==> flow/design.v <==
module alu(rs1,rs2,alu_control,funct3,funct7,zero,alu_out);
input [31:0] rs1;
input [31:0] rs2;
input [3:0] alu_control;
input [2:0] funct3;
input [6:0] funct7;
output reg zero;             
output reg[31:0] alu_out;
always @(*)begin
	alu_out=0;
	zero=0;
	case(alu_control)
		4'b0000:begin 
			case(funct3)
				0:begin
					if(funct7==7'b0000000)begin 
						alu_out=rs1+rs2;
					end
					else begin 
						alu_out=rs1-rs2;
					end
				end
				1:begin
					alu_out=rs1<<rs2[4:0];
				end
				2:begin
					alu_out=($signed(rs1) < $signed(rs2))?1:0;
				end
				3:begin
					alu_out=(rs1<rs2)?1:0;
				end
				4:begin
					alu_out=rs1^rs2;
				end
				5:begin
					if(funct7==7'b0000000)begin
						alu_out=rs1>>rs2[4:0];
					end
					else begin
						alu_out=$signed(rs1)>>>rs2[4:0];
					end
				end
				6:begin
					alu_out=rs1|rs2;
				end
				default:begin
					alu_out=rs1&rs2;
				end
			endcase
		end
		4'b0001:begin 
			alu_out=rs1+rs2;
		end
		4'b0010:begin 
			case(funct3)
				0:begin
					alu_out=rs1+rs2;
				end
				1:begin
					alu_out=rs1<<rs2[4:0];
				end
				2:begin
					alu_out=($signed(rs1)<$signed(rs2))?1:0;
				end
				3:begin
					alu_out=(rs1<rs2)?1:0;
				end
				4:begin
					alu_out=rs1^rs2;
				end
				5:begin
					if(rs2[11:5]==7'b0000000)begin
						alu_out=rs1>>rs2[4:0];
					end
					else begin
						alu_out=$signed(rs1)>>>rs2[4:0];
					end
				end
				6:begin
					alu_out=rs1|rs2;
				end
				default:begin
					alu_out=rs1&rs2;
				end
			endcase
		end
		4'b0011:begin 
			alu_out=rs1+rs2;
		end
		4'b0100:begin 
			case(funct3)
				0:zero=(rs1==rs2);
				1:zero=(rs1!=rs2);
				4:zero=($signed(rs1)<$signed(rs2));
				5:zero=($signed(rs1)>=$signed(rs2));
				6:zero=(rs1<rs2);
				7:zero=(rs1>=rs2);
				default:zero=0;
			endcase
		end
		4'b0101:begin 
			alu_out=rs2;
		end
		4'b0110:begin 
			alu_out=rs1+rs2;
		end
		default:begin
			alu_out=0;
			zero=0;
		end
	endcase
end
endmodule
module decoder(instr_out,control_signal);
input [31:0] instr_out;
output reg [13:0] control_signal;
always @(*) begin
case (instr_out[6:0])
	7'b0110011:begin 
		control_signal=14'b0000_1100_00_0001;
		end
	7'b0000011:begin 
		control_signal=14'b0001_1110_00_1000;
		end
	7'b0010011:begin 
		control_signal=14'b0010_1100_00_1001;
		end
	7'b0100011:begin 
		control_signal=14'b0011_0101_00_1000;
		end
	7'b1100011:begin 
		control_signal=14'b0100_0100_11_0000;
		end
	7'b0110111:begin 
		control_signal=14'b0101_1111_00_1111;
		end
	7'b1100111:begin 
		control_signal=14'b0110_1011_10_1011;
		end
	7'b0010111:begin 
		control_signal=14'b0111_1100_00_0111;
		end
	7'b1101111:begin 
		control_signal=14'b1000_1000_01_0011;
		end
	default:
		control_signal=14'b0000_0000_00_0000;
endcase
end
endmodule
module immgen(instr,imm);
input [31:0] instr;
output reg [31:0]imm;
always@(*)begin
	case(instr[6:0])
		7'b0000011,7'b0010011,7'b1100111:begin           
			if(instr[31]==1)begin 
				imm={{20{1'b1}},instr[31:20]};
			end
			else begin
				imm={{20{1'b0}},instr[31:20]};
			end
		end
		7'b0100011:begin 
			if(instr[31]==1)begin
				imm = {{20{1'b1}} , instr[31:25] , instr[11:7]};
			end
			else begin
				imm = {{20{1'b0}} , instr[31:25] , instr[11:7]};
			end
		end
		7'b1100011:begin  
			if(instr[31]==1)begin
				imm = {{19{1'b1}} , instr[31] , instr[7] , instr[30:25] , instr[11:8],1'b0};
			end
			else begin
				imm = {{19{1'b0}} , instr[31] , instr[7] , instr[30:25] , instr[11:8],1'b0};
			end
		end
		7'b0010111,7'b0110111:begin 
			imm={instr[31:12],{12{1'b0}}};
		end
		7'b1101111:begin 
			if(instr[31]==1)begin
				imm = {{11{1'b1}} , instr[31] , instr[19:12] , instr[20] , instr[30:21] , 1'b0};
			end
			else begin
				imm = {{11{1'b0}} , instr[31] , instr[19:12] , instr[20] , instr[30:21] , 1'b0};
			end
		end
		default:begin
			imm=0;
		end
	endcase
end
endmodule
module regfile(clk,rs1_addr,rs2_addr,rd_addr,reg_wrt,rd_data,rs1_data,rs2_data);
input clk;
input [4:0] rs1_addr;
input [4:0] rs2_addr;
input [4:0] rd_addr;
input reg_wrt;
input [31:0] rd_data;
output reg[31:0] rs1_data;
output reg[31:0] rs2_data;
reg [31:0] r [1:31];
always@(posedge clk) begin
	rs1_data <= (rs1_addr == 5'd0) ? 32'd0 : r[rs1_addr];
	rs2_data <= (rs2_addr == 5'd0) ? 32'd0 : r[rs2_addr];
	if(reg_wrt && rd_addr != 5'd0)
		r[rd_addr] <= rd_data;
end
endmodule
module CPU(
    input             clk,
    input             rst,
    input      [31:0] data_out,
    input      [31:0] instr_out,
    output reg        instr_read,
    output reg        data_read,
    output reg [31:0] instr_addr,
    output reg [31:0] data_addr,
    output reg [3:0]  data_write,
    output reg [31:0] data_in
);
localparam S_IF  = 2'd0;
localparam S_ID  = 2'd1;
localparam S_EX  = 2'd2;
localparam S_MEM = 2'd3;
reg  [1:0]  state;
reg  [31:0] pc;
reg  [31:0] ir;
reg  [1:0]  ld_off;
wire [13:0] signal;
wire [31:0] rs1_data;
wire [31:0] rs2_data;
wire [31:0] imm;
wire [31:0] src2;
wire        zero;
wire [31:0] alu_out;
wire [31:0] pc_plus_imm;
wire [31:0] pc_plus4;
reg  [31:0] rd_data;
reg         reg_wrt;
reg  [31:0] next_pc;
reg  [31:0] ld_data;
wire [6:0] opcode = ir[6:0];
wire [2:0] funct3 = ir[14:12];
wire is_load   = (opcode == 7'b0000011);
wire is_store  = (opcode == 7'b0100011);
wire is_branch = (opcode == 7'b1100011);
wire is_jal    = (opcode == 7'b1101111);
wire is_jalr   = (opcode == 7'b1100111);
wire is_auipc  = (opcode == 7'b0010111);
decoder decoder(
.instr_out(ir),
.control_signal(signal)
);
regfile regfile(
.clk(clk),
.rs1_addr(instr_out[19:15]),
.rs2_addr(instr_out[24:20]),
.rd_addr(ir[11:7]),
.reg_wrt(reg_wrt),
.rd_data(rd_data),
.rs1_data(rs1_data),
.rs2_data(rs2_data)
);
immgen immgen(
.instr(ir),
.imm(imm)
);
assign pc_plus4    = pc + 32'd4;
assign pc_plus_imm = pc + imm;
assign src2 = signal[3] ? imm : rs2_data;
alu alu(
.rs1(rs1_data),
.rs2(src2),
.alu_control(signal[13:10]),
.funct3(funct3),
.funct7(ir[31:25]),
.zero(zero),
.alu_out(alu_out)
);
always @(*) begin
	case (funct3)
		3'b000: begin
			case (ld_off)
				2'd0: ld_data = {{24{data_out[7]}},  data_out[7:0]};
				2'd1: ld_data = {{24{data_out[15]}}, data_out[15:8]};
				2'd2: ld_data = {{24{data_out[23]}}, data_out[23:16]};
				default: ld_data = {{24{data_out[31]}}, data_out[31:24]};
			endcase
		end
		3'b001: ld_data = ld_off[1] ? {{16{data_out[31]}}, data_out[31:16]}
		                            : {{16{data_out[15]}}, data_out[15:0]};
		3'b100: begin
			case (ld_off)
				2'd0: ld_data = {24'd0, data_out[7:0]};
				2'd1: ld_data = {24'd0, data_out[15:8]};
				2'd2: ld_data = {24'd0, data_out[23:16]};
				default: ld_data = {24'd0, data_out[31:24]};
			endcase
		end
		3'b101: ld_data = ld_off[1] ? {16'd0, data_out[31:16]} : {16'd0, data_out[15:0]};
		default: ld_data = data_out;
	endcase
end
always @(*) begin
	if ((is_branch && zero) || is_jal)
		next_pc = pc_plus_imm;
	else if (is_jalr)
		next_pc = {alu_out[31:1], 1'b0};
	else
		next_pc = pc_plus4;
end
always @(*) begin
	reg_wrt = 1'b0;
	rd_data = alu_out;
	if (state == S_MEM) begin
		reg_wrt = 1'b1;
		rd_data = ld_data;
	end else if (state == S_EX && !is_load) begin
		reg_wrt = signal[9];
		if (is_jal || is_jalr)
			rd_data = pc_plus4;
		else if (is_auipc)
			rd_data = pc_plus_imm;
	end
end
always @(*) begin
	instr_read = (state == S_IF);
	instr_addr = pc;
	data_addr  = alu_out;
	data_read  = (state == S_EX) && is_load;
	data_write = 4'b0000;
	data_in    = rs2_data;
	if (state == S_EX && is_store) begin
		case (funct3)
			3'b000: begin
				data_write = 4'b0001 << alu_out[1:0];
				data_in    = {4{rs2_data[7:0]}};
			end
			3'b001: begin
				data_write = alu_out[1] ? 4'b1100 : 4'b0011;
				data_in    = {2{rs2_data[15:0]}};
			end
			default: data_write = 4'b1111;
		endcase
	end
end
always @(posedge clk) begin
	if (rst) begin
		state <= S_IF;
		pc    <= 32'd0;
	end else begin
		case (state)
			S_IF: state <= S_ID;
			S_ID: begin
				ir    <= instr_out;
				state <= S_EX;
			end
			S_EX: begin
				ld_off <= alu_out[1:0];
				if (is_load) begin
					state <= S_MEM;
				end else begin
					pc    <= next_pc;
					state <= S_IF;
				end
			end
			default: begin
				pc    <= pc_plus4;
				state <= S_IF;
			end
		endcase
	end
end
endmodule
Settings: LEC_CHECK=0, CAP_MARGIN=20, CORE_MARGIN=2, CORE_UTILIZATION=53, SLEW_MARGIN=20; clock period 6.44 ns.
run.sh (not shown) runs the stock make flow with config.mk's settings and CLKGATE_MAP_FILE=.
The first run finished with setup timing left.
==> next run, changes <==
--- a/flow/config.mk
+++ b/flow/config.mk
@@ -10 +10,4 @@
-export CORE_UTILIZATION = 53
+export CORE_UTILIZATION = 72
+export CTS_CLUSTER_DIAMETER = 332
+export CTS_CLUSTER_SIZE = 97
+export PLACE_DENSITY = 0.42
==> flow/constraint.sdc (replaced) <==
create_clock -name core_clock -period 8.1 [get_ports {clk}]
set_input_delay 1.6200 -clock core_clock [delete_from_list [all_inputs] [get_ports {clk}]]
set_output_delay 1.6200 -clock core_clock [all_outputs]
set_load 0.01 [all_outputs]
What happened:
- The new run aborted during 5_1_grt, error GRT-0232
- die size falls by 26%
- synthesized cell count does not change
- synthesized area stays the same

========
== red ==
Starts from the design.v that is shown in full above.
make LEC_CHECK=0 CAP_MARGIN=20 CORE_MARGIN=2 CORE_UTILIZATION=45 SLEW_MARGIN=20 finish   # period 15.0 ns
> inputs changed (red -> blue)
- MIN_ROUTING_LAYER newly set to met1
- MAX_ROUTING_LAYER newly set to met4
- SETUP_SLACK_MARGIN newly set to 0.11
- PLACE_DENSITY newly set to 0.41
- CORE_UTILIZATION changed from 45 to 40
- CELL_PAD_IN_SITES_GLOBAL_PLACEMENT newly set to 3
Notes after the runs:
Across blue and red, none had a timing, DRC or antenna violation. Per the comparison of blue with red, transition time at the pin with the least slew margin moved down; core box area picked up an extra 0.019 sq mm; global-route usage fell 0.93 points; pin count of the biggest net entering global routing up 18. data_write[1] as the worst setup path endpoint was reported by blue, and data_addr[23] by red.
### blue -> green
- PLACE_DENSITY: 0.41 -> unset
- MIN_ROUTING_LAYER: met1 -> unset
- SETUP_SLACK_MARGIN: 0.11 -> unset
- CORE_UTILIZATION: 40 -> 45
- MAX_ROUTING_LAYER: met4 -> unset
- CELL_PAD_IN_SITES_GLOBAL_PLACEMENT: 3 -> unset
- the clock period (ns, I/O delays scaled along): 15.0 -> 16.4
- green: die area is about 11% lower than what blue reported.
- Between blue and green, the post-route core utilization is lower for blue.
- blue has a higher detailed-route wire length than green.
- Cell area after layout was higher in blue than in green.
- Compared blue against green; number of cell instances after yosys synthesis within noise.
[inputs] orange vs green
- swapping 45 for 58 in CORE_UTILIZATION
- putting SETUP_SLACK_MARGIN at 1.52 where nothing was set
- putting TNS_END_PERCENT at 5 where nothing was set
- swapping 16.4 for 6.4 in the clock period (ns, I/O delays scaled along)
### Flow results
For orange, the flow was terminated by a tool error in 5_1_grt and produced no final design. Reported for orange and green, multiplexer area fraction after synthesis turned out identical to the last digit. Height of the chip: orange < green. Max half-perimeter wire length after detailed placement across orange and green: orange. Between green and orange, the total number of H-tree levels does not differ in any meaningful way. Cmp orange and green / buffers inserted during post-CTS setup optimization / higher: orange. Going from green to orange, die footprint shrank by more than 10%. Placer congestion estimate across orange and green: no real change. Count of cells resized by post-cts repair: orange vs green up 544. Setup slack after placement | orange below green.
Here is what was changed in the inputs of purple compared with orange.
- PLACE_DENSITY_LB_ADDON: unset -> 0.25
- CORE_UTILIZATION: 58 -> 45
- SETUP_SLACK_MARGIN: 1.52 -> unset
- SLEW_MARGIN: 20 -> 35
- TNS_END_PERCENT: 5 -> unset
- the clock period (ns, I/O delays scaled along): 6.4 -> 15.0
==> comparison <==
- Having completed the whole flow, purple delivered a layout that passed the timing, DRC and antenna checks.
- Seen in the log of orange: ODB-0269 during 5_1_grt, after which the run never completed.
- Number of unique standard cell types used by synthesis came out exactly the same in purple and orange.
- Delta (purple minus orange): share of the core filled by cells before placement fell by 13 points; number of input and output port buffers inserted stayed essentially flat; number of buffers added by the clock tree synthesis step rose by 6; area after synthesis stayed essentially flat.
- Post-placement worst setup slack improves in purple relative to orange.
- Half-perimeter wire length of the detailed placement result in purple is 5.1% lower than in orange
- Number of synthesized register bits came out exactly the same in purple and orange.
- Relative to orange, number of instances resized during post-cts repair decreased by 544 in purple.
- Compared purple vs orange, and die outline area is up in purple.
- Cell row count, purple and orange: lower on orange

========
Setup of nickel:
Starts from the design.v that is shown in full above.
Settings: LEC_CHECK=0, CAP_MARGIN=20, CORE_MARGIN=2, CORE_UTILIZATION=52, CTS_CLUSTER_SIZE=97, SETUP_SLACK_MARGIN=1.59, SLEW_MARGIN=20; clock period 7.01 ns.
nickel ran in full, but the layout does not pass; the checks complain about negative setup slack.
> inputs changed (nickel -> fjord)
Settings: setting CELL_PAD_IN_SITES_GLOBAL_PLACEMENT to 0 for the first time; changing CORE_UTILIZATION from 52 to 57; changing CTS_CLUSTER_SIZE from 97 to 19; changing SETUP_SLACK_MARGIN from 1.59 to 0.74; changing the clock period (ns, I/O delays scaled along) from 7.01 to 6.4.
Results
Completing all stages was not enough for fjord: its layout failed the final checks because of negative setup slack.
Relative to nickel, the sequential power of fjord is higher by about 9%.
Going from nickel to fjord, the worst hold slack was found to have gone down by 0.015 ns.
From nickel to fjord the numbers moved as follows: all-layer global routing usage increased by 5.2 points relative to the old numbers; post-route setup TNS decreased by 7.51 ns relative to the old numbers; relative max-transition margin increased by 4.9 points relative to the old numbers; relative contribution of the clock network to total power decreased by 1.2 points relative to the old numbers.
Compared to nickel, fjord has met1 track demand over resource in global routing 2.5 points higher.
Compared to nickel, fjord has path length in cells of the critical path 4.3% higher.
In the reports for nickel and fjord, the smaller total net switching power belongs to nickel.
What cedar does differently from fjord at the input level:
Settings: PLACE_DENSITY_LB_ADDON newly set to 0.02; CORE_UTILIZATION changed from 57 to 72; SETUP_SLACK_MARGIN changed from 0.74 to 3.95; CTS_CLUSTER_SIZE changed from 19 to 14; the clock period (ns, I/O delays scaled along) changed from 6.4 to 13.9.
Notes after the runs:
- cedar never completed; the flow aborted with a tool error in 5_1_grt.
- Summary: with fjord as the reference, half-perimeter wire length of the detailed placement result in cedar moved up by a few percent.
- cedar reports a lower number of standard-cell rows in the floorplan than fjord does.
- cedar vs. fjord: number of instances resized during post-cts repair went down by about 90%.
- The instance count after placement with tap cells included in cedar was lower than what fjord gave.
- In the floorplan summary, cedar is listed with a die area less than that of fjord.
- From fjord to cedar the numbers moved as follows: instance tally after logic synthesis barely changed; maximum buffer depth of the clock tree saw little to no change; cell area reported after detailed placement fell by 5300 um^2.
The following lists how maple was set up differently from cedar:
Settings: swapping 0.02 for 0.11 in PLACE_DENSITY_LB_ADDON; swapping 20 for 35 in SLEW_MARGIN; clearing SETUP_SLACK_MARGIN, which used to be 3.95; swapping 0 for 1 in CELL_PAD_IN_SITES_GLOBAL_PLACEMENT; swapping 14 for 99 in CTS_CLUSTER_SIZE; swapping 72 for 45 in CORE_UTILIZATION; putting CORE_ASPECT_RATIO at 0.98 where nothing was set; putting TNS_END_PERCENT at 55 where nothing was set; putting HOLD_SLACK_MARGIN at 0.02 where nothing was set.
## What came out
[maple vs cedar] instance area at placement: higher in maple. What maple reported for weighted congestion at the end of routability-driven global placement has to be multiplied by 1.20 to get the figure for cedar. Going from cedar to maple, die size now larger; buffers inserted during post-CTS setup optimization now smaller; total core area now larger; effective utilization at floorplan now smaller. Count of instances resized after the clock tree is built (maple over cedar): decrease, 48. maple | status: complete | timing, DRC, antenna: pass. As far as number of buffers added to fix hold violations after cts goes, maple and cedar are indistinguishable; the numbers are identical. Compared with cedar, maple shows instance count after placement with tap cells included that has gone up by more than 10%. [compare] base=cedar new=maple: share of flip-flops with an asynchronous set or reset about even, final HPWL from detailed placement about even.
Power figures rest on the tool's default switching activity, not on a simulated workload.
